== v30 ==
## synch_fifo
module synch_fifo #(
    parameter   FIFO_WIDTH = 32,                       
    parameter   FIFO_DEPTH = 16,                       
    parameter   FIFO_PTR = 4                           
) (
    input       clk,                                   
    input       rst_n,                                 
    input       fifo_wren,                             
    input       fifo_rden,                             
    input       [FIFO_WIDTH-1:0] fifo_wrdata,          
    output reg  [FIFO_WIDTH-1:0] fifo_rddata,          
    output      fifo_full,                             
    output      fifo_empty,                            
    output      [FIFO_PTR:0] fifo_room_avail,          
    output      [FIFO_PTR:0] fifo_data_avail           
);
reg [FIFO_WIDTH-1:0] mem [0:FIFO_DEPTH-1];       
reg [FIFO_PTR-1:0] wr_ptr, rd_ptr;               
reg [FIFO_PTR:0] count;                          
  ...
For scale: roughly 80 I/O pins, roughly 28,000 sq um of cells after synthesis.
Settings: LEC_CHECK=0, CAP_MARGIN=25, CELL_PAD_IN_SITES_GLOBAL_PLACEMENT=2, CORE_MARGIN=2, CORE_UTILIZATION=40, CTS_CLUSTER_DIAMETER=266, GPL_ROUTABILITY_DRIVEN=0, GPL_TIMING_DRIVEN=0, HOLD_SLACK_MARGIN=0.24, MIN_ROUTING_LAYER=met2, SLEW_MARGIN=20; clock period 3.7 ns.
run.sh (not shown) runs the stock make flow with config.mk's settings and CLKGATE_MAP_FILE=.
v30 finished all stages; however, its layout fails the closing checks, the failures being setup timing.
What v51 does differently from v30 at the input level:
# v30
export LEC_CHECK = 0
export CAP_MARGIN = 25
export CELL_PAD_IN_SITES_GLOBAL_PLACEMENT = 2
export CORE_MARGIN = 2
export CORE_UTILIZATION = 40
export CTS_CLUSTER_DIAMETER = 266
export GPL_ROUTABILITY_DRIVEN = 0
export GPL_TIMING_DRIVEN = 0
export HOLD_SLACK_MARGIN = 0.24
export MIN_ROUTING_LAYER = met2
export SLEW_MARGIN = 20
create_clock -name core_clock -period 3.7 [get_ports {clk}]
# v51
export LEC_CHECK = 0
export ABC_AREA = 1
export CAP_MARGIN = 20
export CORE_MARGIN = 2
export CORE_UTILIZATION = 72
export CTS_CLUSTER_DIAMETER = 200
export CTS_CLUSTER_SIZE = 15
export PLACE_DENSITY = 0.42
export SETUP_SLACK_MARGIN = 0.67
export SLEW_MARGIN = 20
create_clock -name core_clock -period 2.75 [get_ports {clk}]
--- outcome ---
Seen in the log of v51: GRT-0232 during global routing (5_1_grt), after which the run never completed. v51 against v30; placement row count is down by more than a quarter. Comparing v30 and v51, y dimension of the die is higher on v30. Lower post-synthesis area per instance was reported by v51, not v30.
[inputs] v22 vs v51
# v51
export LEC_CHECK = 0
export ABC_AREA = 1
export CAP_MARGIN = 20
export CORE_MARGIN = 2
export CORE_UTILIZATION = 72
export CTS_CLUSTER_DIAMETER = 200
export CTS_CLUSTER_SIZE = 15
export PLACE_DENSITY = 0.42
export SETUP_SLACK_MARGIN = 0.67
export SLEW_MARGIN = 20
create_clock -name core_clock -period 2.75 [get_ports {clk}]
# v22
export LEC_CHECK = 0
export CAP_MARGIN = 20
export CORE_MARGIN = 2
export CORE_UTILIZATION = 68
export SETUP_SLACK_MARGIN = 1.87
export SLEW_MARGIN = 20
create_clock -name core_clock -period 6.48 [get_ports {clk}]
- v22 completed end to end with timing, DRC and antenna clean.
- Summary: worst setup timing slack at the placement stage, v22 better than v51
- Taking v51 as the reference, in v22 die area now larger; overall die width now larger.
What v27 does differently from v22 at the input level:
# v22
export LEC_CHECK = 0
export CAP_MARGIN = 20
export CORE_MARGIN = 2
export CORE_UTILIZATION = 68
export SETUP_SLACK_MARGIN = 1.87
export SLEW_MARGIN = 20
create_clock -name core_clock -period 6.48 [get_ports {clk}]
# v27
export LEC_CHECK = 0
export CAP_MARGIN = 20
export CORE_MARGIN = 2
export CORE_UTILIZATION = 19
export SLEW_MARGIN = 20
create_clock -name core_clock -period 4.95 [get_ports {clk}]
[summary]
In the flow results for v27 and v22, the post-route fraction of the period consumed by the critical path is smaller on v22.
Relative to v22, number of global-route vias before repair has gone down in v27.
The lower critical path depth came out of v27.
In v27 the number of vias per cell after detailed routing turned out about 40% lower than in v22.
fifo_empty as the last element of the critical path was reported by v27, and mem[13][14] by v22.
v22 -> v27: die area increased by more than 100%


## alpha
synch_fifo again, from the RTL that the note above started with.
Settings: LEC_CHECK=0, ABC_AREA=0, CAP_MARGIN=20, CORE_MARGIN=2, CORE_UTILIZATION=68, SETUP_SLACK_MARGIN=1.87, SLEW_MARGIN=20; clock period 7.16 ns.
alpha ran to completion and came out clean on the timing, DRC and antenna checks.
Changes in beta relative to alpha:
# alpha
export LEC_CHECK = 0
export ABC_AREA = 0
export CAP_MARGIN = 20
export CORE_MARGIN = 2
export CORE_UTILIZATION = 68
export SETUP_SLACK_MARGIN = 1.87
export SLEW_MARGIN = 20
create_clock -name core_clock -period 7.16 [get_ports {clk}]
# beta
export LEC_CHECK = 0
export ABC_AREA = 1
export CAP_MARGIN = 20
export CORE_MARGIN = 2
export CORE_UTILIZATION = 72
export CTS_CLUSTER_DIAMETER = 199
export CTS_CLUSTER_SIZE = 14
export PLACE_DENSITY_LB_ADDON = 0.14
export SETUP_SLACK_MARGIN = 0.38
export SLEW_MARGIN = 40
create_clock -name core_clock -period 2.75 [get_ports {clk}]
Findings:
- Clock network fraction of total power | beta below alpha
- beta vs. alpha: area figure in the yosys stat output down 710 µm², sum of buffers and inverters on the critical path down 1, clock power up about 110%.
- Met2 wire length: beta higher than alpha
- beta — die outline height 4.0% lower, alpha as reference
- Wire length: beta vs alpha up 23%
- Status: fraction of synthesized cell area in xor and xnor cells parity (alpha, beta)


Starting RTL as in the previous note.
export LEC_CHECK = 0
export ABC_AREA = 1
export CAP_MARGIN = 0
export CORE_MARGIN = 2
export CORE_UTILIZATION = 72
export CTS_CLUSTER_SIZE = 10
export SETUP_SLACK_MARGIN = 0.27
export SLEW_MARGIN = 20
create_clock -name core_clock -period 2.75 [get_ports {clk}]
==> next run, changes <==
Settings changed: ABC_AREA 1 to default, CAP_MARGIN 0 to 20, CORE_UTILIZATION 72 to 40, CTS_CLUSTER_SIZE 10 to default, SETUP_SLACK_MARGIN 0.27 to default.
Clock period 2.75 ns to 10.0 ns, I/O delays scaled along.
Result: Routed wire length shrinks by 7.2%; global-route usage shrinks by 21 points; die size grows by 83%; sequential cell count is unchanged; non-clock buffer count shrinks by 88.
==> next run, changes <==
Settings changed: ABC_AREA from default to 1, CAP_MARGIN 20 to 0, CORE_UTILIZATION 40 to 72, CTS_CLUSTER_DIAMETER from default to 356, CTS_CLUSTER_SIZE from default to 98, SETUP_SLACK_MARGIN from default to 0.66.
Clock period 10.0 ns to 2.75 ns, I/O delays scaled along.
The changed run died in global routing. Synthesized cell count goes up by 63%. Die area is lower by 45%. Synthesized area falls by 2.5%.
==> next run, changes <==
Settings changed: ABC_AREA 1 to default, CAP_MARGIN 0 to 35, CORE_UTILIZATION 72 to 40, CTS_CLUSTER_DIAMETER 356 to default, CTS_CLUSTER_SIZE 98 to default, GPL_ROUTABILITY_DRIVEN from default to 0, SETUP_SLACK_MARGIN 0.66 to 0.03.
Clock period 2.75 ns to 3.7 ns, I/O delays scaled along.
Result: This time the run produced a clean layout. Area after synthesis goes up by 2.6%. Die size climbs by about 80%. Synthesized cell count shrinks by about 40%.
Power is estimated from default activity; no workload was simulated.
